==> inputs of run C <==
==> flow/design.v <==
`timescale 1ns / 1ps
module rise_detect(
    input clk,
    input rst,
    input d,
    output rise
);
reg d_q;
always @(posedge clk) begin
    if(rst)
        d_q <= 0;
    else
        d_q <= d;
end
assign rise = d & ~d_q;
endmodule
`timescale 1ns / 1ps
module divider
#(parameter COUNT = 32'd499)
(
	input clk,
    input rst,
    input en,
    output divided_clk
    );
reg [31:0] count;
reg div_temp;
always @(posedge clk) begin
    if(rst) begin
        count <= 0;
        div_temp <= 0;
    end else if(en) begin
        count <= count + 1;
	    if(count == COUNT)
	    begin
	       count <= 0;
	       div_temp <= ~div_temp;
	    end
    end
end 
assign divided_clk = div_temp;
endmodule
`timescale 1ns / 1ps
module eight_bit_counter
#(parameter COUNT = 5)
(
    input wire clk,
    input wire rst,
    input wire tick,
    input wire reset_count,
    output wire rollover,
    output wire [7:0] count_out
);
reg int_rollover;
reg [7:0] int_count;
always @(posedge clk) begin
    if(rst || reset_count) begin
        int_count <= 0;
        int_rollover <= 0;
    end else if(tick) begin
        if(int_count == COUNT) begin
            int_count <= 0;
            int_rollover <= 1;
        end else begin
            int_count <= int_count + 1;
            int_rollover <= 0;
        end
    end 
end
assign rollover = int_rollover;
assign count_out = int_count;
endmodule
`timescale 1ns / 1ps
module bin_to_decimal(
	input [15:0] B,
	output reg [19:0] bcdout
	);
	reg [35:0] z;
	integer i;
always @(*)
  begin
    for(i = 0; i <= 35; i = i+1)
	z[i] = 0;
    z[18:3] = B;  
    repeat(13)
	 begin
	if(z[19:16] > 4)	
		z[19:16] = z[19:16] + 3;
	if(z[23:20] > 4) 	
		z[23:20] = z[23:20] + 3;
	if(z[27:24] > 4) 	
		z[27:24] = z[27:24] + 3;
	if(z[31:28] > 4) 	
		z[31:28] = z[31:28] + 3;
	if(z[35:32] > 4) 	
		z[35:32] = z[35:32] + 3;
	z[35:1] = z[34:0];
    end      
    bcdout = z[35:16]; 
  end         
endmodule
`timescale 1ns / 1ps
module increment_selector(
input selector,
input in_0,
input in_1,
output signal
    );
reg signal_temp;
always @(*) begin
    if(selector) begin
        signal_temp <= in_0;
    end else begin
        signal_temp <= in_1;
    end
end
assign signal = signal_temp;
endmodule
`timescale 1ns / 1ps
module count_time(
input master_clock,
input rst,
input set_time,
input increment_hours,
input increment_minutes,
output [5:0] raw_value_mins,
output [5:0] raw_value_hrs,
output [7:0] hours_bcd,
output [7:0] minutes_bcd,
output [7:0] seconds_bcd
    );
wire minutes_increment;
wire hours_increment;
wire seconds_ticker;
wire minutes_ticker;
wire hours_ticker;
wire [7:0] seconds_raw_value;
wire [7:0] minutes_raw_value;
wire [7:0] hours_raw_value;
wire seconds_tick;
wire minutes_tick;
wire hours_tick;
assign raw_value_hrs = hours_raw_value[5:0];
assign raw_value_mins = minutes_raw_value[5:0];
divider u1(
.clk(master_clock),
.rst(rst),
.en(1'b1),
.divided_clk(seconds_ticker)
);
rise_detect u1_edge(
.clk(master_clock),
.rst(rst),
.d(seconds_ticker),
.rise(seconds_tick)
);
eight_bit_counter #(.COUNT(59)) u2 (
.clk(master_clock),
.rst(rst),
.tick(seconds_tick),
.reset_count(1'b0),
.rollover(minutes_ticker),
.count_out(seconds_raw_value[7:0])
);
increment_selector u3(
.selector(set_time),
.in_0(increment_minutes),
.in_1(minutes_ticker),
.signal(minutes_increment)
);
rise_detect u3_edge(
.clk(master_clock),
.rst(rst),
.d(minutes_increment),
.rise(minutes_tick)
);
eight_bit_counter #(.COUNT(59)) u4 (
.clk(master_clock),
.rst(rst),
.tick(minutes_tick),
.reset_count(1'b0),
.count_out(minutes_raw_value[7:0]),
.rollover(hours_ticker)
);
increment_selector u5(
.selector(set_time),
.in_0(increment_hours),
.in_1(hours_ticker),
.signal(hours_increment)
);
rise_detect u5_edge(
.clk(master_clock),
.rst(rst),
.d(hours_increment),
.rise(hours_tick)
);
eight_bit_counter #(.COUNT(23)) u6 (
.clk(master_clock),
.rst(rst),
.tick(hours_tick),
.reset_count(1'b0),
.rollover(),
.count_out(hours_raw_value)
);
bin_to_decimal u7(
.B(seconds_raw_value[7:0]),
.bcdout(seconds_bcd)
);
bin_to_decimal u8(
.B(minutes_raw_value[7:0]),
.bcdout(minutes_bcd)
);
bin_to_decimal u9(
.B(hours_raw_value[7:0]),
.bcdout(hours_bcd)
);
endmodule
`timescale 1ns / 1ps
module debounce_button(
input clk,
input rst,
input debounce_in,
output debounce_out
    );
wire q_temp1;
wire q_temp2;
wire q_temp3;
wire q_temp3_bar;
wire slow_clk;
wire slow_tick;
assign q_temp3_bar = ~q_temp3;
assign debounce_out = q_temp3_bar & q_temp2;
d_flipflop u1(
.clk(clk),
.rst(rst),
.en(slow_tick),
.D(debounce_in),
.Q(q_temp1)
);
d_flipflop u2(
.clk(clk),
.rst(rst),
.en(slow_tick),
.D(q_temp1),
.Q(q_temp2)
);
d_flipflop u3(
.clk(clk),
.rst(rst),
.en(slow_tick),
.D(q_temp2),
.Q(q_temp3)
);
divider #(.COUNT(32'd15)) u4(
.clk(clk),
.rst(rst),
.en(1'b1),
.divided_clk(slow_clk)
);
rise_detect u4_edge(
.clk(clk),
.rst(rst),
.d(slow_clk),
.rise(slow_tick)
);
endmodule
module d_flipflop(
input clk,
input rst,
input en,
input D,
output reg Q
);
always @(posedge clk)begin
    if(rst)
        Q <= 0;
    else if(en)
        Q <= D;
end
endmodule
`timescale 1ns / 1ps
module set_time(
input master_clk,
input rst,
input change_selection,
input increment_selection,
output reg set_minutes,
output reg set_hours
    );
reg previous_change_selection_state;
reg previous_increment_selection_state;
reg mode;
always @(posedge master_clk) begin
    if(rst) begin
        mode <= 0;
        previous_change_selection_state <= 0;
    end else if(change_selection && !previous_change_selection_state) begin
        mode <= ~mode;
        previous_change_selection_state <= 1;
    end else if (!change_selection && previous_change_selection_state) begin
        mode <= mode;
        previous_change_selection_state <= 0;
    end else begin
        mode <= mode;
        previous_change_selection_state <= previous_change_selection_state;
    end
end
always @(posedge master_clk) begin
    if(rst) begin
        set_minutes <= 0;
        set_hours <= 0;
        previous_increment_selection_state <= 0;
    end else if(increment_selection && (!previous_increment_selection_state)) begin
        if(mode) begin
             set_minutes <= 1;
             set_hours <= 0;         
        end else begin
             set_minutes <= 0;
             set_hours <= 1;   
        end
        previous_increment_selection_state <= 1;
    end else if(!increment_selection && previous_increment_selection_state) begin
        set_minutes <= 0;
        set_hours <= 0; 
        previous_increment_selection_state <= 0;
    end else begin
        set_minutes <= 0;
        set_hours <= 0; 
        previous_increment_selection_state <= previous_increment_selection_state;
    end    
end    
endmodule
`timescale 1ns / 1ps
module stopwatch(
input master_clock,
input rst,
input enable,
input trigger,
input reset,
output [7:0] seconds_bcd,
output [7:0] milliseconds_bcd
    );
reg master_clock_mux;
reg trigger_enable;
reg previous_state;
wire milliseconds_tick;
wire seconds_tick;
wire milliseconds_ticker;
wire seconds_ticker;
wire [7:0] milliseconds_raw_value;
wire [7:0] seconds_raw_value;
always @(posedge master_clock) begin
    if(rst) begin
        trigger_enable <= 0;
        previous_state <= 0;
    end else if(trigger && !previous_state) begin
        trigger_enable <= ~trigger_enable;
        previous_state <= 1;
    end else if (!trigger && previous_state) begin
        trigger_enable <= trigger_enable;
        previous_state <= 0;
    end else begin
        trigger_enable <= trigger_enable;
        previous_state <= previous_state;
    end
end
always @(*) begin
    if(enable && trigger_enable) begin
        master_clock_mux = 1'b1;
    end
    else begin
        master_clock_mux = 1'b0;
    end
end
divider #(.COUNT(32'd4)) u1(
.clk(master_clock),
.rst(rst),
.en(master_clock_mux),
.divided_clk(milliseconds_ticker)
);
rise_detect u1_edge(
.clk(master_clock),
.rst(rst),
.d(milliseconds_ticker),
.rise(milliseconds_tick)
);
eight_bit_counter #(.COUNT(99)) u2 (
.clk(master_clock),
.rst(rst),
.tick(milliseconds_tick),
.reset_count(reset),
.count_out(milliseconds_raw_value[7:0]),
.rollover(seconds_ticker)
);
rise_detect u2_edge(
.clk(master_clock),
.rst(rst),
.d(seconds_ticker),
.rise(seconds_tick)
);
eight_bit_counter #(.COUNT(99)) u3 (
.clk(master_clock),
.rst(rst),
.tick(seconds_tick),
.rollover(),
.reset_count(reset),
.count_out(seconds_raw_value[7:0])
);
bin_to_decimal u4(
.B(milliseconds_raw_value[7:0]),
.bcdout(milliseconds_bcd)
);
bin_to_decimal u5(
.B(seconds_raw_value[7:0]),
.bcdout(seconds_bcd)
);
endmodule
`timescale 1ns / 1ps
module alarm(
input [5:0] alarm_mins,
input [5:0] alarm_hours,
input [5:0] mins_value,
input [5:0] hours_value,
output reg [15:0] flash
    );
always @(*) begin
    if((mins_value == alarm_mins) && (hours_value == alarm_hours)) begin
        flash <= 16'b1111111111111111;
    end else begin
        flash <= 0;
    end
end    
endmodule
`timescale 1ns / 1ps
module converter(
input [1:0] converter_input,
output reg [3:0] converter_output
    );
always @(*) begin
    case(converter_input)
        2'b00 : converter_output <= 4'b0001;
        2'b01 : converter_output <= 4'b0010;
        2'b10 : converter_output <= 4'b0100;
        default : converter_output <= 4'b1000;
    endcase
end   
endmodule
`timescale 1ns / 1ps
module mux
(
input selector,
input [15:0] group0,
input [15:0] group1,
output [15:0] group_out
);
reg [15:0] group_temp;    
assign group_out[15:0] = group_temp[15:0];  
always @(*) begin
    if(selector == 0) begin
        group_temp[15:0] <= group0[15:0];
    end
    else begin
        group_temp[15:0] <= group1[15:0];
    end
end    
endmodule
`timescale 1ns / 1ps
module display_demux(
input [1:0] mode,
input [15:0] clock_module_bcd,
input [15:0] stop_watch_bcd,
input [15:0] set_alarm_bcd,
output reg [15:0] output_bcd
);
always @(*) begin
    case(mode)
        2'b00 : output_bcd <= clock_module_bcd;
        2'b01 : output_bcd <= stop_watch_bcd;
        2'b10 : output_bcd <= clock_module_bcd;
        default : output_bcd <= set_alarm_bcd;
    endcase
end
endmodule
`timescale 1ns / 1ps
module seg7decimal(
	 input [15:0] x,
    input clk,
    input rst,
    input clr,
    output reg [6:0] a_to_g,
    output reg [3:0] an,
    output wire dp 
	 );
wire [1:0] s;	 
reg [3:0] digit;
wire [3:0] aen;
reg [3:0] clkdiv;
assign dp = 1;
assign s = clkdiv[3:2];
assign aen = 4'b1111;  
always @(posedge clk) 
	if (rst) digit <= 4'd0; else
	case(s)
	0:digit <= x[3:0];  
	1:digit <= x[7:4];  
	2:digit <= x[11:8];  
	3:digit <= x[15:12];  
	default:digit <= x[3:0];
	endcase
	always @(*)
case(digit)
0:a_to_g = 7'b1000000; 
1:a_to_g = 7'b1111001; 
2:a_to_g = 7'b0100100; 
3:a_to_g = 7'b0110000; 
4:a_to_g = 7'b0011001; 
5:a_to_g = 7'b0010010; 
6:a_to_g = 7'b0000010; 
7:a_to_g = 7'b1111000; 
8:a_to_g = 7'b0000000; 
9:a_to_g = 7'b0010000; 
'hA:a_to_g = 7'b0111111;  
'hB:a_to_g = 7'b1111111;  
'hC:a_to_g = 7'b1110111;
default: a_to_g = 7'b0000000;  
endcase
always @(*)begin
an=4'b1111;
if(aen[s] == 1)
an[s] = 0;
end
always @(posedge clk) begin
if ( clr == 1 || rst == 1)
clkdiv <= 0;
else
clkdiv <= clkdiv+1;
end
endmodule
`timescale 1ns / 1ps
 module Basys3_Abacus_Top(
	 input clk,
	 input rst,
    input btnC,
    input btnR,
    input btnU,
    input [15:0] sw,
     output [6:0] seg,
     output dp,
     output [3:0] an,
     output [15:0] led
 );
wire[15:0] seven_seg_input;
wire[15:0] clock_module_mux_output;
wire[15:0] joiner;
wire [7:0] hours_bcd;
wire [7:0] minutes_bcd;
wire [7:0] seconds_bcd;
wire [7:0] stopwatch_ms_bcd;
wire [7:0] stopwatch_s_bcd;
wire clock_mode;
wire stop_watch_mode;
wire set_time_mode;
wire set_alarm_mode;
wire set_time_inc_mins;
wire set_time_inc_hours;
wire [5:0] raw_value_mins;
wire [5:0] raw_value_hrs;
wire btnC_debounced;
wire btnU_debounced;
wire btnR_debounced;
debounce_button u_btnc(
.clk(clk),
.rst(rst),
.debounce_in(btnC),
.debounce_out(btnC_debounced)
);
debounce_button u_btnu(
.clk(clk),
.rst(rst),
.debounce_in(btnU),
.debounce_out(btnU_debounced)
);
debounce_button u_btnR(
.clk(clk),
.rst(rst),
.debounce_in(btnR),
.debounce_out(btnR_debounced)
);
converter u_mode(
.converter_input({sw[1],sw[0]}),
.converter_output({set_alarm_mode, set_time_mode, stop_watch_mode, clock_mode})
);
alarm u_alarm(
.alarm_mins(sw[9:4]),
.alarm_hours(sw[15:10]),
.mins_value(raw_value_mins),
.hours_value(raw_value_hrs),
.flash(led)
);
count_time u1(
.master_clock(clk),
.rst(rst),
.set_time(set_time_mode),
.increment_hours(set_time_inc_hours),
.increment_minutes(set_time_inc_mins),
.raw_value_mins(raw_value_mins),
.raw_value_hrs(raw_value_hrs),
.hours_bcd(hours_bcd),
.minutes_bcd(minutes_bcd),
.seconds_bcd(seconds_bcd)
);
mux u2(
.selector(btnC),
.group0({hours_bcd[7:0], minutes_bcd[7:0]}),
.group1(seconds_bcd[7:0]),
.group_out(clock_module_mux_output[15:0])
);
stopwatch u3
(
.master_clock(clk),
.rst(rst),
.enable(stop_watch_mode),
.trigger(btnC_debounced),
.reset(btnR_debounced),
.seconds_bcd(stopwatch_s_bcd),
.milliseconds_bcd(stopwatch_ms_bcd)
);
set_time u_set_time(
.master_clk(clk),
.rst(rst),
.change_selection(btnR_debounced),
.increment_selection(btnU_debounced),
.set_minutes(set_time_inc_mins),
.set_hours(set_time_inc_hours)
    );
display_demux u_display_demux(
.mode({sw[1],sw[0]}),
.clock_module_bcd(clock_module_mux_output),
.stop_watch_bcd({stopwatch_s_bcd, stopwatch_ms_bcd}),
.set_alarm_bcd(16'd0),
.output_bcd(seven_seg_input)
);
seg7decimal u5 (
.x(seven_seg_input[15:0]),
.clk(clk),
.rst(rst),
.clr(1'b0),
.a_to_g(seg),
.an(an),
.dp(dp)
);
endmodule
==> flow/run.sh <==
#!/bin/bash
# the make line also repeats each setting of config.mk as NAME=value (left out here)
make -C /OpenROAD-flow-scripts/flow DESIGN_CONFIG=/design/flow/config.mk WORK_HOME=/design/flow/orfs CLKGATE_MAP_FILE= finish
==> flow/config.mk <==
export PLATFORM = sky130hd
export DESIGN_NAME = Basys3_Abacus_Top
export DESIGN_NICKNAME = Basys3_Abacus_Top
export VERILOG_FILES = /design/flow/design.v
export SDC_FILE = /design/flow/constraint.sdc
export NUM_CORES = 4
export LEC_CHECK = 0
export ABC_AREA = 1
export CAP_MARGIN = 0
export CORE_MARGIN = 2
export CORE_UTILIZATION = 72
export CTS_CLUSTER_SIZE = 84
export PLACE_DENSITY_LB_ADDON = 0.14
export SETUP_SLACK_MARGIN = -0.08
export SLEW_MARGIN = 20
==> flow/constraint.sdc <==
create_clock -name core_clock -period 4.1 [get_ports {clk}]
set_input_delay 0.8200 -clock core_clock [delete_from_list [all_inputs] [get_ports {clk}]]
set_output_delay 0.8200 -clock core_clock [all_outputs]
set_load 0.01 [all_outputs]
==> run G: changes against run C <==
Settings changed: CAP_MARGIN 0 to 20, CORE_ASPECT_RATIO set to 0.91, CTS_CLUSTER_DIAMETER set to 42, CTS_CLUSTER_SIZE 84 to unset, PLACE_DENSITY set to 0.95, PLACE_DENSITY_LB_ADDON 0.14 to unset, SETUP_SLACK_MARGIN -0.08 to 0.7.
==> flow/constraint.sdc (replaced) <==
create_clock -name core_clock -period 4.76 [get_ports {clk}]
set_input_delay 0.9520 -clock core_clock [delete_from_list [all_inputs] [get_ports {clk}]]
set_output_delay 0.9520 -clock core_clock [all_outputs]
set_load 0.01 [all_outputs]
==> results <==
metric                                                                   run G                       run C
Result of the run                             no timing/DRC/antenna violations  complete, but fails checks
Reasons for failing layout checks                                            -        negative setup slack
Count of cells resized by post-cts repair                                   41                          16
Register-to-register setup slack                                       0.24 ns                    -0.25 ns
Area added between synthesis and finish                                  15.6%                       14.6%
HPWL after detailed placement                                          24.7 mm                     23.9 mm
Worst-Margin Slew                                                     0.904 ns                    0.985 ns
Cell internal pwr                                                      3520 µW                     3990 µW
Pin count of the biggest net entering global routing                        28                          31
Bufs w/o clock                                                              89                         101
Switching power of the nets                                            1060 µW                     1160 µW
Wirelength per Cell                                                    15.2 µm                     12.9 µm
Filler cells                                                              1161                        1298
Crit path max-delay cell type                         sky130_fd_sc_hd__dfxtp_2    sky130_fd_sc_hd__dfxtp_4
Area occupied by registers                                         0.00489 mm²                 0.00487 mm²
Total power density per cell area                                   257 mW/mm²                  293 mW/mm²
Buf+Inv Stages, Crit Path                                                    7                           5
Worst stage delay on the critical path                                 0.39 ns                     0.35 ns
Combinational Area                                                 0.00922 mm²                 0.00907 mm²
Met3 GRT Util                                                           0.0486                      0.0391
Placeable core area                                                 0.0208 mm²                  0.0210 mm²
Die Span X                                                              157 µm                      150 µm
Placed cells                                                              2562                        2589
Final Hold Slack                                                      0.439 ns                    0.441 ns
Number of nets in the layout                                              2448                        2456
Count of warning messages emitted by the tools                              78                          79
Maximum achievable frequency                                           221 MHz                     230 MHz
Power figures rest on the tool's default switching activity, not on a simulated workload.
